v3:
## FM_demodulator
module FM_demodulator
          (
           clk,
           reset,
           clk_enable,
           inp_I,
           inp_Q,
           out_fm
          );
For scale: about 9300 cells after synthesis, roughly 150 flip-flops, about 94 I/O pins, roughly 84000 µm² of cells after synthesis.
Settings: LEC_CHECK=0, CAP_MARGIN=20, CELL_PAD_IN_SITES_DETAIL_PLACEMENT=0, CORE_ASPECT_RATIO=1.11, CORE_MARGIN=2, CORE_UTILIZATION=72, CTS_CLUSTER_DIAMETER=389, CTS_CLUSTER_SIZE=34, GPL_TIMING_DRIVEN=1, HOLD_SLACK_MARGIN=0.27, MAX_ROUTING_LAYER=met5, PLACE_DENSITY_LB_ADDON=0.0, SETUP_SLACK_MARGIN=3.73, SLEW_MARGIN=10, TNS_END_PERCENT=70; clock period 12.6 ns.
run.sh (not shown) runs the stock make flow with config.mk's settings and CLKGATE_MAP_FILE=.
The flow completed for v3, but it is not clean: the layout still shows negative setup slack.
Modified inputs, v1 compared to v3
- a deleted CTS_CLUSTER_SIZE that had been 34
- a deleted MAX_ROUTING_LAYER that had been met5
- a deleted CTS_CLUSTER_DIAMETER that had been 389
- a change of CORE_UTILIZATION from 72 to 40
- a deleted HOLD_SLACK_MARGIN that had been 0.27
- a deleted PLACE_DENSITY_LB_ADDON that had been 0.0
- a deleted GPL_TIMING_DRIVEN that had been 1
- a change of SLEW_MARGIN from 10 to 20
- a deleted SETUP_SLACK_MARGIN that had been 3.73
- a deleted CELL_PAD_IN_SITES_DETAIL_PLACEMENT that had been 0
- a deleted CORE_ASPECT_RATIO that had been 1.11
- a deleted TNS_END_PERCENT that had been 70
- a change of the clock period (ns, I/O delays scaled along) from 12.6 to 25.0
Results
- v1 finished every step from synthesis to the final layout, and the layout passed the timing, DRC and antenna checks.
- Slowest cell on the critical path = xor2_4: v1; slowest cell on the critical path = fa_2: v3
- Relative to v3, the insertion delay at the late pin of the worst-skew pair of v1 is higher by 0.02 ns.
- Fraction of standard cell area that is sequential in v1 vs v3: up 0.33 points
- v1 ended up with a lower area of all placed cells without fillers than v3 did.
- Cmp v1 and v3 / sequential cell area in the final layout / lower: v3
- In the reports for v1 and v3, the larger sum of met3 wire segment lengths after detailed routing belongs to v3.
- Run comparison: v1 endpoint of the worst setup timing path OUTPUT_rsvdreg[12]; v3 endpoint of the worst setup timing path OUTPUT_rsvdreg[10]
- Die area | v1 > v3
Input-level comparison between v41 and v1:
- CTS_CLUSTER_DIAMETER newly set to 331
- CORE_ASPECT_RATIO newly set to 0.5
- SLEW_MARGIN changed from 20 to 30
- CAP_MARGIN changed from 20 to 30
- CORE_MARGIN changed from 2 to 10
- CTS_CLUSTER_SIZE newly set to 100
- TNS_END_PERCENT newly set to 15
- PLACE_DENSITY_LB_ADDON newly set to 0.3
[summary]
Result for v1 and v41: all clean
Global router's overall resource usage was lower in v41 than in v1.
Changes observed in v41 relative to v1: time the worst path needs with I/O delays and setup fell 0.19 ns; post-route cell area about even.
Compared v41 against v1; final net count within noise.
Input-level comparison between v14 and v41:
- an added GPL_ROUTABILITY_DRIVEN of 0
- an added HOLD_SLACK_MARGIN of 0.18
- a change of CORE_MARGIN from 10 to 2
- a deleted TNS_END_PERCENT that had been 15
- a change of CAP_MARGIN from 30 to 20
- a change of CTS_CLUSTER_DIAMETER from 331 to 284
- a deleted CTS_CLUSTER_SIZE that had been 100
- an added CELL_PAD_IN_SITES_GLOBAL_PLACEMENT of 3
- a change of PLACE_DENSITY_LB_ADDON from 0.3 to 0.13
- a change of CORE_UTILIZATION from 40 to 21
- an added MAX_ROUTING_LAYER of met5
- an added GPL_TIMING_DRIVEN of 1
- a deleted CORE_ASPECT_RATIO that had been 0.5
- an added CELL_PAD_IN_SITES_DETAIL_PLACEMENT of 1
- a change of SLEW_MARGIN from 30 to 10
- an added MIN_ROUTING_LAYER of met2
[summary]
Across both runs, global-route met2 utilization was lower for v14 than for v41.
Compared with v41, v14 shows a higher met3 wire length.
Of the two values seen for cell type of the slowest stage on the worst timing path, xor2_4 was produced by v41 and a211oi_1 by v14.
Changes observed in v14 relative to v41: clock skew increased by 0.029 ns relative to the old numbers, share of the cycle needed by the critical path after routing rose by 3.3 points.
Inputs modified between v14 and v2:
- swapping 0.13 for 0.17 in PLACE_DENSITY_LB_ADDON
- putting CTS_CLUSTER_SIZE at 69 where nothing was set
- swapping 10 for 20 in SLEW_MARGIN
- swapping 3 for 2 in CELL_PAD_IN_SITES_GLOBAL_PLACEMENT
- putting SETUP_SLACK_MARGIN at -1.69 where nothing was set
- putting CORE_ASPECT_RATIO at 0.63 where nothing was set
- swapping 1 for 2 in CELL_PAD_IN_SITES_DETAIL_PLACEMENT
- putting TNS_END_PERCENT at 95 where nothing was set
- swapping 2 for 3 in CORE_MARGIN
- clearing HOLD_SLACK_MARGIN, which used to be 0.18
- clearing CTS_CLUSTER_DIAMETER, which used to be 284
- swapping 21 for 40 in CORE_UTILIZATION
- swapping 1 for 0 in GPL_TIMING_DRIVEN
[summary]
Tool error GRT-0116 stopped v2 during 5_1_grt; no final results.
In terms of area after synthesis, v14 and v2 differ only marginally.
Compared with v14, in v2 horizontal extent of the die went down 8.3%; cell row count went down 43%; number of buffers inserted by hold repair at cts level; area of the core went down; area fraction in mux cells shows no meaningful change.
v2 improves on v14 in chip footprint.
Diff v14 -> v2 | final HPWL from detailed placement | increase of 22%
Between v2 and v14, it is v2 whose initial core utilization is higher, by 20 points.
Status: sequential cell area fraction in the yosys report parity (v14, v2)
Number of placed instances with taps included | v2 below v14

========
Starting RTL as in the previous note.
Settings: LEC_CHECK=0, CAP_MARGIN=20, CELL_PAD_IN_SITES_DETAIL_PLACEMENT=0, CORE_ASPECT_RATIO=0.74, CORE_MARGIN=2, CORE_UTILIZATION=47, CTS_CLUSTER_DIAMETER=151, CTS_CLUSTER_SIZE=48, GPL_TIMING_DRIVEN=1, MAX_ROUTING_LAYER=met4, SETUP_SLACK_MARGIN=3.73, SLEW_MARGIN=10, TNS_END_PERCENT=70; clock period 12.9 ns.
The first run completed and failed the layout checks on setup timing.
==> next run, changes <==
Settings changed: CAP_MARGIN 20 to 15, CELL_PAD_IN_SITES_DETAIL_PLACEMENT 0 to default, CORE_ASPECT_RATIO 0.74 to default, CORE_UTILIZATION 47 to 72, CTS_CLUSTER_DIAMETER 151 to 215, CTS_CLUSTER_SIZE 48 to 34, GPL_TIMING_DRIVEN 1 to default, MAX_ROUTING_LAYER met4 to default, SETUP_SLACK_MARGIN 3.73 to default, SLEW_MARGIN 10 to 20, TNS_END_PERCENT 70 to default.
The new run produced a layout that fails on setup timing. Wire length fell by 9.1%. Via count rose by about 2.2%. Setup slack is better by 97 ps. Final cell count fell by about 7%. Count of clock-buffer cells in the layout rose by 10. First-iteration DRC count rose by about 4.6%. Synthesized area is unchanged. Core utilization rose by 27 points. Worst hold slack is worse by 23 ps.
==> next run, changes <==
Settings changed: CAP_MARGIN 15 to 20, CORE_UTILIZATION 72 to 63, CTS_CLUSTER_DIAMETER 215 to default, CTS_CLUSTER_SIZE 34 to default.
Clock period 12.9 ns to 24.5 ns, I/O delays scaled along.
=> This time the run finished clean. Non-clock buffer count is lower by 744. Sequential cell count is unchanged. Clock-buffer cell count is lower by 10. Global-route usage is lower by 4.2 points. Synthesized cell count does not change. Die size is higher by 14%. Via count is lower by 5.4%. Routed wire length is higher by 2.9%.
==> next run, changes <==
Settings changed: ABC_AREA from default to 1, PLACE_DENSITY from default to 0.38.
Clock period 24.5 ns to 13.4 ns, I/O delays scaled along.
Register-to-register slack got worse by 5900 ps.
Utilization rises by 4.0 points.
Cell area rises by 9.5%.
Non-clock buffer count rises by 662.
Sequential share of layout area falls by 0.39 points.
Wire length rises by 23%.
Global-route usage rises by 6.6 points.
Count of clock-buffer cells in the layout rises by 1.

========
Starting RTL as in the previous note.
## FM_demodulator
module FM_demodulator
          (
           clk,
           reset,
           clk_enable,
           inp_I,
           inp_Q,
           out_fm
          );
  input   clk;
  input   reset;
  input   clk_enable;
  input   signed [38:0] inp_I;   
  input   signed [38:0] inp_Q;   
  output  [12:0] out_fm;   
  wire enb;
  reg signed [38:0] Delay1_out1;   
  reg signed [38:0] Delay2_out1;   
  reg signed [38:0] Delay4_out1;   
  wire signed [31:0] Sum4_sub_cast;   
  wire signed [31:0] Sum4_sub_cast_1;   
  wire signed [31:0] Sum4_sub_temp;   
  wire signed [29:0] Sum4_out1;   
  wire signed [68:0] Product_mul_temp;   
  wire signed [32:0] Product_out1;   
  reg signed [38:0] Delay3_out1;   
  wire signed [30:0] Sum3_sub_cast;   
  wire signed [30:0] Sum3_sub_cast_1;   
  wire signed [30:0] Sum3_sub_temp;   
  wire signed [28:0] Sum3_out1;   
  wire signed [67:0] Product2_mul_temp;   
  wire signed [32:0] Product2_out1;   
  wire signed [31:0] Sum5_sub_cast;   
  wire signed [31:0] Sum5_sub_cast_1;   
  wire signed [31:0] Sum5_sub_temp;   
  wire [12:0] OUTPUT_rsvd;   
  reg [12:0] OUTPUT_rsvdreg;
  assign enb = clk_enable;
  always @(posedge clk or posedge reset)
    begin : Delay1_process
      if (reset == 1'b1) begin
        Delay1_out1 <= 39'sh0000000000;
      end
      else begin
        if (enb) begin
          Delay1_out1 <= inp_I;
        end
      end
    end
  always @(posedge clk or posedge reset)
    begin : Delay2_process
      if (reset == 1'b1) begin
        Delay2_out1 <= 39'sh0000000000;
      end
      else begin
        if (enb) begin
          Delay2_out1 <= inp_Q;
        end
      end
    end
  always @(posedge clk or posedge reset)
    begin : Delay4_process
      if (reset == 1'b1) begin
        Delay4_out1 <= 39'sh0000000000;
      end
      else begin
        if (enb) begin
          Delay4_out1 <= Delay2_out1;
        end
      end
    end
  assign Sum4_sub_cast = inp_Q[38:7];
  assign Sum4_sub_cast_1 = Delay4_out1[38:7];
  assign Sum4_sub_temp = Sum4_sub_cast - Sum4_sub_cast_1;
  assign Sum4_out1 = Sum4_sub_temp[29:0];
  ...
Settings: LEC_CHECK=0, CAP_MARGIN=15, CORE_MARGIN=2, CORE_UTILIZATION=72, CTS_CLUSTER_DIAMETER=215, CTS_CLUSTER_SIZE=34, SETUP_SLACK_MARGIN=-0.54, SLEW_MARGIN=20; clock period 12.7 ns.
The baseline completed and failed the layout checks on negative setup slack.
==> next run, changes <==
==> flow/config.mk (replaced) <==
export PLATFORM = sky130hd
export DESIGN_NAME = FM_demodulator
export DESIGN_NICKNAME = FM_demodulator
export VERILOG_FILES = /design/flow/design.v
export SDC_FILE = /design/flow/constraint.sdc
export NUM_CORES = 4
export LEC_CHECK = 0
export CAP_MARGIN = 20
export CORE_MARGIN = 2
export CORE_UTILIZATION = 40
export SLEW_MARGIN = 20
==> flow/constraint.sdc (replaced) <==
create_clock -name core_clock -period 23.5 [get_ports {clk}]
set_input_delay 4.7000 -clock core_clock [delete_from_list [all_inputs] [get_ports {clk}]]
set_output_delay 4.7000 -clock core_clock [all_outputs]
set_load 0.01 [all_outputs]
The changed run ran to the end with no violations.
Core utilization fell by 40 points.
Global-route usage falls by 17 points.
Non-clock buffer count came out lower by 763.
Flip-flop count does not change.
Setup slack gains 5600 ps.
Clock-buffer cell count went down by 12.
Final area shrinks by 6.8%.
Via count came out lower by 6.1%.
Sequential share of layout area grows by 0.32 points.
==> next run, changes <==
--- a/flow/config.mk
+++ b/flow/config.mk
@@ -8,4 +8,5 @@
 export CAP_MARGIN = 20
 export CORE_MARGIN = 2
-export CORE_UTILIZATION = 40
+export CORE_UTILIZATION = 65
+export CTS_CLUSTER_DIAMETER = 215
 export SLEW_MARGIN = 20
==> flow/constraint.sdc (replaced) <==
create_clock -name core_clock -period 20.6 [get_ports {clk}]
set_input_delay 4.1200 -clock core_clock [delete_from_list [all_inputs] [get_ports {clk}]]
set_output_delay 4.1200 -clock core_clock [all_outputs]
set_load 0.01 [all_outputs]
The new run finished clean.
Worst setup slack gets worse by 2300 ps.
Final area decreases slightly.
First-iteration DRC count decreases slightly.
Wire length decreases by a few percent.
==> next run, changes <==
--- a/flow/config.mk
+++ b/flow/config.mk
@@ -6,7 +6,10 @@
 export NUM_CORES = 4
 export LEC_CHECK = 0
-export CAP_MARGIN = 20
+export CAP_MARGIN = 15
 export CORE_MARGIN = 2
-export CORE_UTILIZATION = 65
+export CORE_UTILIZATION = 72
 export CTS_CLUSTER_DIAMETER = 215
+export CTS_CLUSTER_SIZE = 34
+export HOLD_SLACK_MARGIN = 0.3
+export PLACE_DENSITY = 0.4
 export SLEW_MARGIN = 20
==> flow/constraint.sdc (replaced) <==
create_clock -name core_clock -period 12.9 [get_ports {clk}]
set_input_delay 2.5800 -clock core_clock [delete_from_list [all_inputs] [get_ports {clk}]]
set_output_delay 2.5800 -clock core_clock [all_outputs]
set_load 0.01 [all_outputs]
After rerunning:
- With this change the flow completed, yet does not pass: negative setup slack
- clock skew is about the same
- wire length falls by 1.7%
- core utilization rises by 14 points
- worst hold slack degrades by 14 ps
- synthesized area is unchanged
